==> wip/delta: inputs <==
==> flow/design.v <==
module sig_altmult_add
(
	input signed [15:0] dataa, datab, datac, datad,
	input 		clock, aclr,
	output reg 	[32:0] result
);
	reg signed	[15:0] dataa_reg, datab_reg, datac_reg, datad_reg;
	reg signed	[31:0] mult0_result, mult1_result;
	always @ (posedge clock or posedge aclr) begin
    	if (aclr) begin
			dataa_reg <= {16{1'b0}};
			datab_reg <= {16{1'b0}};
			datac_reg <= {16{1'b0}};
			datad_reg <= {16{1'b0}};
			mult0_result <= {32{1'b0}};
			mult1_result <= {32{1'b0}};
			result <= {33{1'b0}};
		end
		else begin
			dataa_reg <= dataa;
			datab_reg <= datab;
			datac_reg <= datac;
			datad_reg <= datad;
			mult0_result <= dataa_reg * datab_reg;
			mult1_result <= datac_reg * datad_reg;
			result <= mult0_result + mult1_result;
		end
	end
endmodule
==> flow/run.sh <==
#!/bin/bash
# the make line also repeats each setting of config.mk as NAME=value (left out here)
make -C /OpenROAD-flow-scripts/flow DESIGN_CONFIG=/design/flow/config.mk WORK_HOME=/design/flow/orfs CLKGATE_MAP_FILE= finish
==> flow/config.mk <==
export PLATFORM = sky130hd
export DESIGN_NAME = sig_altmult_add
export DESIGN_NICKNAME = sig_altmult_add
export VERILOG_FILES = /design/flow/design.v
export SDC_FILE = /design/flow/constraint.sdc
export NUM_CORES = 4
export LEC_CHECK = 0
export ABC_AREA = 1
export CAP_MARGIN = 20
export CORE_ASPECT_RATIO = 0.5
export CORE_MARGIN = 2
export CORE_UTILIZATION = 72
export CTS_CLUSTER_DIAMETER = 301
export CTS_CLUSTER_SIZE = 99
export HOLD_SLACK_MARGIN = 0.3
export PLACE_DENSITY = 0.35
export SETUP_SLACK_MARGIN = 0.5
export SLEW_MARGIN = 20
export TNS_END_PERCENT = 5
==> flow/constraint.sdc <==
create_clock -name core_clock -period 4.01 [get_ports {clock}]
set_input_delay 0.8020 -clock core_clock [delete_from_list [all_inputs] [get_ports {clock}]]
set_output_delay 0.8020 -clock core_clock [all_outputs]
set_load 0.01 [all_outputs]
==> inputs of wip/umber, as changes to wip/delta <==
- ABC_AREA: 1 -> unset
- CORE_ASPECT_RATIO: 0.5 -> unset
- CORE_UTILIZATION: 72 -> 36
- CTS_CLUSTER_DIAMETER: 301 -> unset
- CTS_CLUSTER_SIZE: 99 -> unset
- HOLD_SLACK_MARGIN: 0.3 -> unset
- PLACE_DENSITY: 0.35 -> unset
- SETUP_SLACK_MARGIN: 0.5 -> unset
- TNS_END_PERCENT: 5 -> unset
==> flow/constraint.sdc (replaced) <==
create_clock -name core_clock -period 6.78 [get_ports {clock}]
set_input_delay 1.3560 -clock core_clock [delete_from_list [all_inputs] [get_ports {clock}]]
set_output_delay 1.3560 -clock core_clock [all_outputs]
set_load 0.01 [all_outputs]
==> results <==
wip/delta reached the layout checks and failed them: negative setup slack. wip/umber went through all stages and came out clean.
In wip/delta the worst setup slack is worse than in wip/umber, by 2.1 ns.
Against wip/umber, the core utilization of wip/delta is higher by 49 points.
Cell area: wip/delta is higher than wip/umber (about 22%).
In clock-buffer cell count, wip/delta and wip/umber do not differ.


==> juniper <==
Starts from the design.v that is shown in full above.
clock: 5.48 ns
lec_check: 0
abc_area: 1
cap_margin: 20
core_margin: 2
core_utilization: 72
cts_cluster_diameter: 206
cts_cluster_size: 79
max_routing_layer: met4
place_density_lb_addon: 0.01
slew_margin: 20
tns_end_percent: 40
run.sh (not shown) runs the stock make flow with config.mk's settings and CLKGATE_MAP_FILE=.
==> nickel (differences from juniper) <==
- CORE_ASPECT_RATIO: not set -> 0.5
- CTS_CLUSTER_DIAMETER: 206 -> 301
- CTS_CLUSTER_SIZE: 79 -> 99
- MAX_ROUTING_LAYER: met4 -> not set
- PLACE_DENSITY: not set -> 0.35
- PLACE_DENSITY_LB_ADDON: 0.01 -> not set
- SETUP_SLACK_MARGIN: not set -> -0.4
- TNS_END_PERCENT: 40 -> 5
==> flow/constraint.sdc (replaced) <==
create_clock -name core_clock -period 4.01 [get_ports {clock}]
set_input_delay 0.8020 -clock core_clock [delete_from_list [all_inputs] [get_ports {clock}]]
set_output_delay 0.8020 -clock core_clock [all_outputs]
set_load 0.01 [all_outputs]
==> results <==
metric	nickel	juniper
Result of the run	complete, but fails checks	complete, but fails checks
Violated checks	setup timing	setup timing
Headroom to the max-slew limit	39.1%	39.0%
Reg2Reg Launch Point	datad_reg[7]	datad_reg[4]
DR vias	27000	25600
Dpl ws	-1540 ps	-209 ps
Top Layer Used	met5	met4
Delay of the slowest cell on the worst path	990 ps	630 ps
Number of antenna violations at the first check in global routing	4	0
Init Core Util	72.6%	72.8%
Layout clock buffers	17	18
Cell count of the worst reg-to-reg path	22	21
Non-clock buffer area fraction after layout	11.9%	8.54%
Number of post-CTS setup repair buffers	29	0
Tool warning count	31	28
